Design ahb_to_apb_bridge, start of the top module:
module ahb_to_apb_bridge
#(
        parameter AHB_AW = 32,
        parameter APB_AW = 32,
        parameter AHB_DW = 32,
        parameter APB_DW = 8,
        parameter FIFO_SIZE = 8
)
(
        HCLK,        
        HRESETn,     
        HADDR,       
        HSIZE,       
        HWDATA,      
        HWRITE,      
        HRDATA,      
        HREADY,      
        HRESP,       
        HSELAPB,     
        PADDR,       
        PSEL,        
        PENABLE,     
        PWRITE,      
        PWDATA,      
        PRDATA,      
        PREADY,      
        PSLVERR      
);
localparam RATIO = AHB_DW / APB_DW;
input                   HCLK;
input                   HRESETn;
input [(AHB_AW-1):0]    HADDR;
input [2:0]             HSIZE;
input [(AHB_DW-1):0]    HWDATA;
input                   HWRITE;
input                   HSELAPB;
output [(AHB_DW-1):0]   HRDATA;
output                  HREADY;
output                  HRESP;
input [(APB_DW-1):0]    PRDATA;
input                   PREADY;
input                   PSLVERR;
output [(APB_AW-1):0]   PADDR;
output                  PSEL;
output                  PENABLE;
output                  PWRITE;
output [(APB_DW-1):0]   PWDATA;
wire                    w_hwrite_ahb_to_apb;
  ...
Size: ~670 flip-flops, roughly 160 I/O pins.
Settings: LEC_CHECK=0, ABC_AREA=1, CAP_MARGIN=20, CELL_PAD_IN_SITES_GLOBAL_PLACEMENT=0, CORE_ASPECT_RATIO=1.44, CORE_MARGIN=3, CORE_UTILIZATION=66, CTS_CLUSTER_DIAMETER=42, CTS_CLUSTER_SIZE=29, MAX_ROUTING_LAYER=met4, PLACE_DENSITY_LB_ADDON=0.26, SLEW_MARGIN=20; clock period 3.41 ns.
run.sh (not shown) runs the stock make flow with config.mk's settings and CLKGATE_MAP_FILE=.
The baseline completed without violations.
Then changed:
--- a/flow/config.mk
+++ b/flow/config.mk
@@ -8 +8 @@
-export ABC_AREA = 1
+export ABC_AREA = 0
@@ -12,3 +12,3 @@
-export CORE_MARGIN = 3
-export CORE_UTILIZATION = 66
-export CTS_CLUSTER_DIAMETER = 42
+export CORE_MARGIN = 2
+export CORE_UTILIZATION = 65
+export CTS_CLUSTER_DIAMETER = 99
==> flow/constraint.sdc (replaced) <==
create_clock -name core_clock -period 8.49 [get_ports {HCLK}]
set_input_delay 1.6980 -clock core_clock [delete_from_list [all_inputs] [get_ports {HCLK}]]
set_output_delay 1.6980 -clock core_clock [all_outputs]
set_load 0.01 [all_outputs]
What happened:
- total power went down by well over a third
- wire length went down by a quarter to a third
- final area went down by roughly a tenth
- clock-buffer cell count went down by 4
- register-to-register slack is better by 3.0 ns
- die size went down by a few percent
- clock power went down by well over a third
- worst setup slack is better by 2.2 ns
- final cell count went down by well over a third
- non-clock buffer count went down by 60
Then changed:
--- a/flow/config.mk
+++ b/flow/config.mk
@@ -8 +8 @@
-export ABC_AREA = 0
+export ABC_AREA = 1
@@ -11,4 +11,4 @@
-export CORE_ASPECT_RATIO = 1.44
-export CORE_MARGIN = 2
-export CORE_UTILIZATION = 65
-export CTS_CLUSTER_DIAMETER = 99
+export CORE_ASPECT_RATIO = 0.87
+export CORE_MARGIN = 3
+export CORE_UTILIZATION = 72
+export CTS_CLUSTER_DIAMETER = 42
==> flow/constraint.sdc (replaced) <==
create_clock -name core_clock -period 2.91 [get_ports {HCLK}]
set_input_delay 0.5820 -clock core_clock [delete_from_list [all_inputs] [get_ports {HCLK}]]
set_output_delay 0.5820 -clock core_clock [all_outputs]
set_load 0.01 [all_outputs]
=> The new run finished but fails on negative setup slack. Via count grows by well over a third. Synthesized cell count grows by well over a third. Clock-buffer cell count grows by 12. Cell area grows by roughly a tenth. Die area shrinks by a few percent. Critical path depth grows by 2. Synthesized area grows by a few percent. Power grows to 5.7 times its value. Routed wire length grows by well over a third. Setup slack is worse by 2.9 ns.
Then changed:
==> flow/config.mk (replaced) <==
export PLATFORM = sky130hd
export DESIGN_NAME = ahb_to_apb_bridge
export DESIGN_NICKNAME = ahb_to_apb_bridge
export VERILOG_FILES = /design/flow/design.v
export SDC_FILE = /design/flow/constraint.sdc
export NUM_CORES = 4
export LEC_CHECK = 0
export CAP_MARGIN = 20
export CORE_MARGIN = 2
export CORE_UTILIZATION = 40
export SLEW_MARGIN = 20
==> flow/constraint.sdc (replaced) <==
create_clock -name core_clock -period 5.23 [get_ports {HCLK}]
set_input_delay 1.0460 -clock core_clock [delete_from_list [all_inputs] [get_ports {HCLK}]]
set_output_delay 1.0460 -clock core_clock [all_outputs]
set_load 0.01 [all_outputs]
Outcome:
- The new run passed the timing, DRC and antenna checks
- hold slack is worse by 0.016 ns
- routed wire length is lower by 37%
- non-clock buffer count drops by 88
- sequential power fell by 52%
- die size climbs by 67%
- total power shrinks by 65%
- register-to-register slack improves by 1.3 ns
- worst setup slack gets better by 1.1 ns

* * *

ahb_to_apb_bridge again, from the RTL that the note above started with.
Settings: LEC_CHECK=0, CAP_MARGIN=25, CELL_PAD_IN_SITES_DETAIL_PLACEMENT=0, CELL_PAD_IN_SITES_GLOBAL_PLACEMENT=3, CORE_ASPECT_RATIO=1.48, CORE_MARGIN=6, CORE_UTILIZATION=40, CTS_CLUSTER_SIZE=32, HOLD_SLACK_MARGIN=0.27, MAX_ROUTING_LAYER=met4, SETUP_SLACK_MARGIN=1.35, SLEW_MARGIN=20, TNS_END_PERCENT=50; clock period 5.91 ns.
The baseline finished clean.
Change:
==> flow/config.mk (replaced) <==
export PLATFORM = sky130hd
export DESIGN_NAME = ahb_to_apb_bridge
export DESIGN_NICKNAME = ahb_to_apb_bridge
export VERILOG_FILES = /design/flow/design.v
export SDC_FILE = /design/flow/constraint.sdc
export NUM_CORES = 4
export LEC_CHECK = 0
export ABC_AREA = 1
export CAP_MARGIN = 20
export CORE_MARGIN = 2
export CORE_UTILIZATION = 72
export SLEW_MARGIN = 20
export TNS_END_PERCENT = 10
==> flow/constraint.sdc (replaced) <==
create_clock -name core_clock -period 2.9 [get_ports {HCLK}]
set_input_delay 0.5800 -clock core_clock [delete_from_list [all_inputs] [get_ports {HCLK}]]
set_output_delay 0.5800 -clock core_clock [all_outputs]
set_load 0.01 [all_outputs]
=> The new run finished but fails on setup timing. Hold slack improves by 0.0063 ns. Sequential cell count stays the same. First-iteration DRC count is higher to 4.7 times its value. Wire length is higher by 30%. Critical path depth is higher by 4. Non-clock buffer count is higher by 69. Power is higher to 3.2 times its value.

* * *

the previous run:
ahb_to_apb_bridge again, from the RTL that the note above started with.
clock: 2.9 ns
lec_check: 0
cap_margin: 0
core_margin: 2
core_utilization: 72
cts_cluster_diameter: 93
hold_slack_margin: -0.09
setup_slack_margin: -0.27
slew_margin: 20
| the previous run | all stages done | FAIL | setup timing |
#### Input delta (the current run over the previous run)
# the previous run
export LEC_CHECK = 0
export CAP_MARGIN = 0
export CORE_MARGIN = 2
export CORE_UTILIZATION = 72
export CTS_CLUSTER_DIAMETER = 93
export HOLD_SLACK_MARGIN = -0.09
export SETUP_SLACK_MARGIN = -0.27
export SLEW_MARGIN = 20
create_clock -name core_clock -period 2.9 [get_ports {HCLK}]
# the current run
export LEC_CHECK = 0
export ABC_AREA = 1
export CAP_MARGIN = 20
export CORE_MARGIN = 2
export CORE_UTILIZATION = 72
export PLACE_DENSITY = 0.42
export SLEW_MARGIN = 20
create_clock -name core_clock -period 2.77 [get_ports {HCLK}]
### Flow results
Clock network fraction of total power (lower): the current run. Of the previous run and the current run, the run reporting the higher overall track demand over capacity in global routing was the current run. Changes observed in the current run relative to the previous run: number of non-clock inverters +97; combinational group share of total power grew by 27 points; total area of multi-input combinational cells rose 13%; later-pin clock latency in the skew report -0.02 ns. The current run vs the previous run: flop share of the area down in the current run. Comparing the previous run and the current run, the higher normalized max-slew margin was measured on the current run. The current run ends up with higher utilization than the previous run does. [compare] base=the previous run new=the current run: cell area after layout now larger, leftover overflow at the end of global routing roughly the same. In the current run the implementation ran to completion but is not tape-out ready, as the final checks report setup timing.

* * *

Starting RTL as in the previous note.
==> flow/design.v (excerpt) <==
module ahb_to_apb_bridge
#(
        parameter AHB_AW = 32,
        parameter APB_AW = 32,
        parameter AHB_DW = 32,
        parameter APB_DW = 8,
        parameter FIFO_SIZE = 8
)
(
        HCLK,        
        HRESETn,     
        HADDR,       
        HSIZE,       
        HWDATA,      
        HWRITE,      
        HRDATA,      
        HREADY,      
        HRESP,       
        HSELAPB,     
        PADDR,       
        PSEL,        
        PENABLE,     
        PWRITE,      
        PWDATA,      
        PRDATA,      
        PREADY,      
        PSLVERR      
);
localparam RATIO = AHB_DW / APB_DW;
input                   HCLK;
input                   HRESETn;
input [(AHB_AW-1):0]    HADDR;
input [2:0]             HSIZE;
input [(AHB_DW-1):0]    HWDATA;
input                   HWRITE;
input                   HSELAPB;
output [(AHB_DW-1):0]   HRDATA;
output                  HREADY;
  ...
Settings: LEC_CHECK=0, ABC_AREA=1, CAP_MARGIN=5, CELL_PAD_IN_SITES_DETAIL_PLACEMENT=1, CELL_PAD_IN_SITES_GLOBAL_PLACEMENT=2, CORE_ASPECT_RATIO=0.52, CORE_MARGIN=10, CORE_UTILIZATION=21, CTS_CLUSTER_DIAMETER=42, CTS_CLUSTER_SIZE=78, GPL_ROUTABILITY_DRIVEN=0, MAX_ROUTING_LAYER=met5, MIN_ROUTING_LAYER=met2, PLACE_DENSITY_LB_ADDON=0.28, SETUP_SLACK_MARGIN=0.74, SLEW_MARGIN=10, TNS_END_PERCENT=80; clock period 7.14 ns.
==> next run, changes <==
==> flow/config.mk (replaced) <==
export PLATFORM = sky130hd
export DESIGN_NAME = ahb_to_apb_bridge
export DESIGN_NICKNAME = ahb_to_apb_bridge
export VERILOG_FILES = /design/flow/design.v
export SDC_FILE = /design/flow/constraint.sdc
export NUM_CORES = 4
export LEC_CHECK = 0
export CAP_MARGIN = 20
export CELL_PAD_IN_SITES_DETAIL_PLACEMENT = 1
export CELL_PAD_IN_SITES_GLOBAL_PLACEMENT = 2
export CORE_MARGIN = 2
export CORE_UTILIZATION = 57
export CTS_CLUSTER_SIZE = 68
export GPL_TIMING_DRIVEN = 1
export SLEW_MARGIN = 20
export TNS_END_PERCENT = 20
==> flow/constraint.sdc (replaced) <==
create_clock -name core_clock -period 5.26 [get_ports {HCLK}]
set_input_delay 1.0520 -clock core_clock [delete_from_list [all_inputs] [get_ports {HCLK}]]
set_output_delay 1.0520 -clock core_clock [all_outputs]
set_load 0.01 [all_outputs]
Effect:
- setup slack degrades by 1.1 ns
- final cell count fell by about 50%
- clock-buffer cell count goes down by 12
- routed wire length fell by about 37%
- power falls by 19%
- combinational power shrinks by about 66%
- final area went down by 11%
- global-route usage is higher by 7.5 points
- clock skew fell by 0.015 ns
- via count went down by 47%

* * *

ahb_to_apb_bridge again, from the RTL that the note above started with.
// ahb_to_apb_bridge
module ahb_to_apb_bridge
#(
        parameter AHB_AW = 32,
        parameter APB_AW = 32,
        parameter AHB_DW = 32,
        parameter APB_DW = 8,
        parameter FIFO_SIZE = 8
)
(
        HCLK,        
        HRESETn,     
        HADDR,       
        HSIZE,       
        HWDATA,      
        HWRITE,      
        HRDATA,      
        HREADY,      
        HRESP,       
        HSELAPB,     
        PADDR,       
        PSEL,        
        PENABLE,     
        PWRITE,      
        PWDATA,      
        PRDATA,      
        PREADY,      
        PSLVERR      
);
localparam RATIO = AHB_DW / APB_DW;
input                   HCLK;
input                   HRESETn;
input [(AHB_AW-1):0]    HADDR;
input [2:0]             HSIZE;
input [(AHB_DW-1):0]    HWDATA;
input                   HWRITE;
input                   HSELAPB;
output [(AHB_DW-1):0]   HRDATA;
output                  HREADY;
output                  HRESP;
input [(APB_DW-1):0]    PRDATA;
input                   PREADY;
input                   PSLVERR;
output [(APB_AW-1):0]   PADDR;
output                  PSEL;
  ...
clock: 5.91 ns
lec_check: 0
cap_margin: 25
cell_pad_in_sites_detail_placement: 2
core_aspect_ratio: 1.48
core_margin: 2
core_utilization: 40
cts_cluster_size: 32
hold_slack_margin: 0.27
max_routing_layer: met4
slew_margin: 20
tns_end_percent: 50
The baseline finished with timing, DRC and antenna clean.
Change:
CELL_PAD_IN_SITES_DETAIL_PLACEMENT = 0   (was 2)
CELL_PAD_IN_SITES_GLOBAL_PLACEMENT = 1   (was default)
CORE_MARGIN = 7   (was 2)
SETUP_SLACK_MARGIN = 1.35   (was default)
Outcome: The changed run finished with timing, DRC and antenna clean. Routed wire length shrinks by 14%. Critical path depth grows by 1. Non-clock buffer count grows by 18. Total power shrinks by 1.1%.
Change:
CELL_PAD_IN_SITES_DETAIL_PLACEMENT = 2   (was 0)
CELL_PAD_IN_SITES_GLOBAL_PLACEMENT = default   (was 1)
CORE_MARGIN = 2   (was 7)
CTS_CLUSTER_SIZE = 92   (was 32)
MAX_ROUTING_LAYER = default   (was met4)
SETUP_SLACK_MARGIN = default   (was 1.35)
TNS_END_PERCENT = default   (was 50)
First-iteration DRC count is higher by 3.7%. Setup slack gets worse by 0.48 ns. Hold slack gets better by 0.028 ns. Fmax is lower by 9.6%. Area after synthesis is unchanged. Design area is lower by 1.0%. Clock skew is higher by 0.015 ns. Routed wire length is higher by 14%.
Change:
CAP_MARGIN = 20   (was 25)
CELL_PAD_IN_SITES_DETAIL_PLACEMENT = default   (was 2)
CORE_ASPECT_RATIO = default   (was 1.48)
CORE_UTILIZATION = 66   (was 40)
CTS_CLUSTER_SIZE = default   (was 92)
HOLD_SLACK_MARGIN = default   (was 0.27)
clock period = 2.9 ns   (was 5.91 ns; I/O delays follow)
Result:
- The changed run produced a layout that fails on negative setup slack
- critical path depth rose by 1
- core utilization rose by 35 points
- clock power rose by well over a third
- setup slack is worse by 1.6 ns
- count of clock-buffer cells in the layout rose by 3
- total power rose by well over a third
- combinational power rose by well over a third
- wire length fell by roughly a tenth
- die area fell by well over a third
- sequential share of layout area fell by 3.0 points

* * *

Starting RTL as in the previous note.
// ahb_to_apb_bridge
module ahb_to_apb_bridge
#(
        parameter AHB_AW = 32,
        parameter APB_AW = 32,
        parameter AHB_DW = 32,
        parameter APB_DW = 8,
        parameter FIFO_SIZE = 8
)
(
        HCLK,        
        HRESETn,     
        HADDR,       
        HSIZE,       
        HWDATA,      
        HWRITE,      
        HRDATA,      
        HREADY,      
        HRESP,       
        HSELAPB,     
        PADDR,       
        PSEL,        
        PENABLE,     
        PWRITE,      
        PWDATA,      
        PRDATA,      
        PREADY,      
        PSLVERR      
);
localparam RATIO = AHB_DW / APB_DW;
input                   HCLK;
input                   HRESETn;
input [(AHB_AW-1):0]    HADDR;
input [2:0]             HSIZE;
input [(AHB_DW-1):0]    HWDATA;
input                   HWRITE;
input                   HSELAPB;
output [(AHB_DW-1):0]   HRDATA;
output                  HREADY;
output                  HRESP;
input [(APB_DW-1):0]    PRDATA;
input                   PREADY;
input                   PSLVERR;
output [(APB_AW-1):0]   PADDR;
output                  PSEL;
output                  PENABLE;
output                  PWRITE;
output [(APB_DW-1):0]   PWDATA;
wire                    w_hwrite_ahb_to_apb;
wire [AHB_DW - 1 : 0]   w_hrdata_apb_to_ahb;
wire [AHB_AW - 1 : 0]   w_haddr;
wire [2:0]              w_hsize;
wire                    w_hready;
wire                    w_fifo_empty;
wire                    w_fifo_full;
wire [AHB_DW - 1 : 0]   w_hrdata_hrdata_r_to_ahb;
wire                    w_hresp_apb_to_ahb;
wire                    w_read_transfer_ahb_to_internal_logic;
wire                    w_write_transfer_ahb_to_fifo;
wire [AHB_AW - 1 : 0]   w_haddr_fifo_to_internal_logic;
wire [AHB_DW - 1 : 0]   w_hwdata_fifo_to_apb;
wire [2:0]              w_hsize_fifo_to_internal_logic;
  ...
export LEC_CHECK = 0
export CAP_MARGIN = 20
export CORE_MARGIN = 2
export CORE_UTILIZATION = 72
export CTS_CLUSTER_DIAMETER = 352
export CTS_CLUSTER_SIZE = 31
export SLEW_MARGIN = 20
create_clock -name core_clock -period 2.9 [get_ports {HCLK}]
The first run completed and failed the layout checks on negative setup slack.
Rerun with:
Settings changed: CORE_UTILIZATION 72 to 40, CTS_CLUSTER_DIAMETER 352 to default, CTS_CLUSTER_SIZE 31 to default.
Clock period 2.9 ns to 6.0 ns, I/O delays scaled along.
What happened:
- Now the flow finished with timing, DRC and antenna clean
- power drops by 41%
- worst hold slack gets worse by 0.0047 ns
- area after synthesis is unchanged
- clock power drops by about 4%
- first-iteration DRC count drops by 44%
Rerun with:
Settings changed: CORE_UTILIZATION 40 to 66, CTS_CLUSTER_DIAMETER from default to 366.
Clock period 6.0 ns to 2.92 ns, I/O delays scaled along.
Now the flow reached the layout checks and failed them: negative setup slack.
Register-to-register slack got worse by 1.8 ns.
Setup slack got worse by 1.4 ns.
Total power came out higher by 100%.
Rerun with:
Settings changed: CORE_UTILIZATION 66 to 34, CTS_CLUSTER_DIAMETER 366 to default.
Clock period 2.92 ns to 5.23 ns, I/O delays scaled along.
After rerunning:
- The changed run finished with timing, DRC and antenna clean
- cell area came out lower by about 3.2%
- clock-buffer cell count is higher by 11
- utilization decreases by 41 points
- power is lower by 44%
- worst setup slack is better by 1.2 ns
Rerun with:
Settings changed: CAP_MARGIN 20 to 0, CORE_UTILIZATION 34 to 70, CTS_CLUSTER_DIAMETER from default to 93.
Clock period 5.23 ns to 2.9 ns, I/O delays scaled along.
The changed run reached the layout checks and failed them: negative setup slack.
Critical path depth is unchanged.
Setup slack gets worse by 1.3 ns.
Clock skew hardly moves.
Wire length came out higher by about 4%.
Sequential power came out higher by 80%.
Cell area came out higher by about 2.6%.
Clock power came out higher by about 90%.
Synthesized area is unchanged.
Rerun with:
Settings changed: ABC_AREA from default to 1, CAP_MARGIN 0 to 20, CORE_ASPECT_RATIO from default to 0.5, CORE_UTILIZATION 70 to 72, CTS_CLUSTER_DIAMETER 93 to 50, CTS_CLUSTER_SIZE from default to 10, PLACE_DENSITY from default to 0.42, SETUP_SLACK_MARGIN from default to 0.86, SLEW_MARGIN 20 to 30, TNS_END_PERCENT from default to 10.
After rerunning: The new run reached the layout checks and failed them: negative setup slack; power went up by 78%; cell area goes up by 8.5%; sequential power went up by about 20%; core utilization came out higher by 4.9 points; clock skew increases by 0.0058 ns; critical path depth goes up by 4; routed wire length rose by 69%.
Power is estimated from default activity; no workload was simulated.
